Design dmc_top, start of the top module:
module dmc_top (
    input         clk_i,
    input         rst_n_i,
    input         start_i,
    input         read_i,
    input         write_i,
    input  [31:0] address_i,
    input  [31:0] data_i,
    output [31:0] data_o,
    output        ready_o,
    output        mem_read_o,
    output        mem_write_o,
    output [31:0] mem_address_o,
    output [31:0] mem_data_o,
    input  [31:0] mem_data_i
);
localparam BLOCK_SIZE = 32;
localparam NUM_OF_BLOCKS_PER_LINE = 4;
localparam NUM_OF_CACHE_LINES = 4;
localparam ADDRESS_SIZE = 32;
localparam LINE_SIZE = NUM_OF_BLOCKS_PER_LINE * BLOCK_SIZE;
wire hit, read_flush, read_fetch, write_flush, write_fetch;
wire cache_read, cache_write, cache_read_line, cache_write_line;
wire [BLOCK_SIZE - 1: 0]   data_from_cache, data_to_cache;
wire [ADDRESS_SIZE - 1: 0] address_from_cache, address_to_cache;
wire [LINE_SIZE - 1: 0]    line_from_cache, line_to_cache;
DMC_Controller #(.BLOCK_SIZE(BLOCK_SIZE), .NUM_OF_BLOCKS_PER_LINE(NUM_OF_BLOCKS_PER_LINE),
                 .NUM_OF_CACHE_LINES(NUM_OF_CACHE_LINES), .ADDRESS_SIZE(ADDRESS_SIZE)) controller (
    .clk_i(clk_i),
    .rst_n_i(rst_n_i),
    .write_i(write_i),
    .read_i(read_i),
    .hit_i(hit),
    .start_from_CPU_i(start_i),
    .read_flush_i(read_flush),
    .read_fetch_i(read_fetch),
    .write_flush_i(write_flush),
    .write_fetch_i(write_fetch),
    .address_from_CPU_i(address_i),
    .address_from_cache_i(address_from_cache),
    .data_from_CPU_i(data_i),
    .data_from_cache_i(data_from_cache),
    .data_from_memory_i(mem_data_i),
    .line_i(line_from_cache),
    .data_to_CPU_o(data_o),
    .data_to_cache_o(data_to_cache),
    .data_to_memory_o(mem_data_o),
    .line_o(line_to_cache),
  ...
For scale: about 1600 flip-flops, ~200 I/O pins.
Settings: LEC_CHECK=0, CAP_MARGIN=10, CORE_ASPECT_RATIO=0.81, CORE_MARGIN=2, CORE_UTILIZATION=54, CTS_CLUSTER_DIAMETER=325, CTS_CLUSTER_SIZE=20, HOLD_SLACK_MARGIN=0.05, MIN_ROUTING_LAYER=met1, PLACE_DENSITY_LB_ADDON=0.02, SETUP_SLACK_MARGIN=0.31, SLEW_MARGIN=10, TNS_END_PERCENT=40; clock period 6.81 ns.
run.sh (not shown) runs the stock make flow with config.mk's settings and CLKGATE_MAP_FILE=.
The starting point finished clean.
Rerun with:
CAP_MARGIN = 20   (was 10)
CORE_ASPECT_RATIO = not set   (was 0.81)
CORE_UTILIZATION = 72   (was 54)
CTS_CLUSTER_DIAMETER = not set   (was 325)
CTS_CLUSTER_SIZE = 29   (was 20)
HOLD_SLACK_MARGIN = not set   (was 0.05)
MIN_ROUTING_LAYER = not set   (was met1)
PLACE_DENSITY_LB_ADDON = not set   (was 0.02)
SETUP_SLACK_MARGIN = 0.3   (was 0.31)
SLEW_MARGIN = 20   (was 10)
TNS_END_PERCENT = not set   (was 40)
clock period = 2.33 ns   (was 6.81 ns; I/O delays follow)
=>
- The changed run finished but failed the layout checks on negative setup slack
- utilization is higher by 27 points
- cell area is higher by about 9%
- setup slack degrades by 3.0 ns
- die size is lower by 25%
- non-clock buffer count is higher by 242
- sequential power is higher to 2.9 times its value
- critical path depth is higher by 4
Rerun with:
ABC_AREA = 1   (was not set)
CAP_MARGIN = 10   (was 20)
CORE_ASPECT_RATIO = 0.81   (was not set)
CTS_CLUSTER_DIAMETER = 104   (was not set)
CTS_CLUSTER_SIZE = 13   (was 29)
HOLD_SLACK_MARGIN = 0.05   (was not set)
MIN_ROUTING_LAYER = met1   (was not set)
PLACE_DENSITY_LB_ADDON = 0.02   (was not set)
SETUP_SLACK_MARGIN = 0.31   (was 0.3)
SLEW_MARGIN = 30   (was 20)
TNS_END_PERCENT = 40   (was not set)
The new run finished but fails on negative setup slack.
Power fell by 7.0%.
Non-clock buffer count came out higher by 234.
Setup slack gets better by 0.23 ns.
Synthesized cell count went up by 48%.
Synthesized area climbs by 1.6%.
Clock power went down by 15%.
Die size goes up by 1.6%.
Wire length increases by 18%.
Fmax climbs by 7.3%.
Global-route usage goes up by 4.2 points.
Rerun with:
CAP_MARGIN = 20   (was 10)
CORE_ASPECT_RATIO = not set   (was 0.81)
CTS_CLUSTER_DIAMETER = not set   (was 104)
CTS_CLUSTER_SIZE = not set   (was 13)
HOLD_SLACK_MARGIN = not set   (was 0.05)
MIN_ROUTING_LAYER = not set   (was met1)
PLACE_DENSITY_LB_ADDON = not set   (was 0.02)
SETUP_SLACK_MARGIN = not set   (was 0.31)
SLEW_MARGIN = 20   (was 30)
TNS_END_PERCENT = not set   (was 40)
clock period = 3.55 ns   (was 2.33 ns; I/O delays follow)
Result:
- This time the run went through all stages and came out clean
- sequential cell count stays the same
- total power falls by about 30%
- worst setup slack is better by 0.92 ns
- die size hardly moves
- worst hold slack improves by 0.066 ns
Rerun with:
ABC_AREA = not set   (was 1)
CORE_UTILIZATION = 68   (was 72)
CTS_CLUSTER_SIZE = 29   (was not set)
clock period = 2.97 ns   (was 3.55 ns; I/O delays follow)
With this change the flow finished but fails on negative setup slack. Clock skew went down by 0.024 ns. Wire length shrinks by 11%. Final area is higher by 1.0%. Sequential power came out higher by 20%. Count of clock-buffer cells in the layout falls by 10. Total power went up by 19%.

========
dmc_top again, from the RTL that the note above started with.
clock: 2.33 ns
lec_check: 0
abc_area: 1
cap_margin: 10
core_aspect_ratio: 0.81
core_margin: 2
core_utilization: 72
cts_cluster_diameter: 325
cts_cluster_size: 20
hold_slack_margin: 0.05
min_routing_layer: met1
place_density_lb_addon: 0.02
setup_slack_margin: 0.31
slew_margin: 30
tns_end_percent: 40
The first run completed, yet does not pass: negative setup slack.
Then changed:
CORE_ASPECT_RATIO = 0.5   (was 0.81)
CTS_CLUSTER_DIAMETER = 104   (was 325)
CTS_CLUSTER_SIZE = 13   (was 20)
HOLD_SLACK_MARGIN = -0.08   (was 0.05)
SETUP_SLACK_MARGIN = 0.69   (was 0.31)
The new run completed, yet does not pass: negative setup slack.
Design area is about the same.
Worst setup slack improves by 0.26 ns.
Area after synthesis does not change.
Clock power grows by 32%.
Cell count is about the same.
Die area hardly moves.
Routed wire length went down by 7.1%.
Fmax goes up by 8.8%.
Then changed:
CAP_MARGIN = 20   (was 10)
CORE_ASPECT_RATIO = unset   (was 0.5)
CTS_CLUSTER_DIAMETER = unset   (was 104)
CTS_CLUSTER_SIZE = 73   (was 13)
HOLD_SLACK_MARGIN = unset   (was -0.08)
MIN_ROUTING_LAYER = unset   (was met1)
PLACE_DENSITY = 0.65   (was unset)
PLACE_DENSITY_LB_ADDON = unset   (was 0.02)
SETUP_SLACK_MARGIN = 0.68   (was 0.69)
SLEW_MARGIN = 20   (was 30)
TNS_END_PERCENT = 5   (was 40)
The new run ran to the end with violations: negative setup slack.
Setup slack gets better by 0.035 ns.
Clock-buffer cell count went down by 10.
Global-route usage went up by 1.8 points.
Synthesized area is unchanged.
Fmax went up by 1.2%.
Via count went down by 0.38%.
Then changed:
ABC_AREA = unset   (was 1)
CORE_UTILIZATION = 40   (was 72)
CTS_CLUSTER_SIZE = unset   (was 73)
PLACE_DENSITY = unset   (was 0.65)
SETUP_SLACK_MARGIN = unset   (was 0.68)
TNS_END_PERCENT = unset   (was 5)
clock period = 4.19 ns   (was 2.33 ns; I/O delays follow)
After rerunning: The new run completed with no timing, DRC or antenna violations; utilization drops by 41 points; total power drops by well over a third; non-clock buffer count drops by 427; setup slack gets better by 0.98 ns; hold slack gets better by 0.081 ns.
Then changed:
CORE_UTILIZATION = 64   (was 40)
clock period = 2.33 ns   (was 4.19 ns; I/O delays follow)
What happened:
- The new run finished but failed the layout checks on negative setup slack
- sequential share of layout area falls by 1.9 points
- total power rises by about 70%
- cell area rises by about 3%
- final cell count falls by 10%
- wire length rises by 5.4%
- synthesized cell count is unchanged
- count of clock-buffer cells in the layout falls by 3
- worst setup slack got worse by 1.3 ns
- synthesized area is unchanged
- register-to-register slack got worse by 1.3 ns
- combinational power rises by 100%
Then changed:
CORE_UTILIZATION = 16   (was 64)
clock period = 4.19 ns   (was 2.33 ns; I/O delays follow)
=> With this change the flow produced a clean layout; wire length grows by 9.9%; clock power shrinks by 41%; worst hold slack improved by 0.039 ns; register-to-register slack improved by 1.3 ns; combinational power shrinks by 48%; final area grows by 1.9%; global-route usage shrinks by 23 points; worst setup slack improved by 1.3 ns.
Power figures rest on the tool's default switching activity, not on a simulated workload.
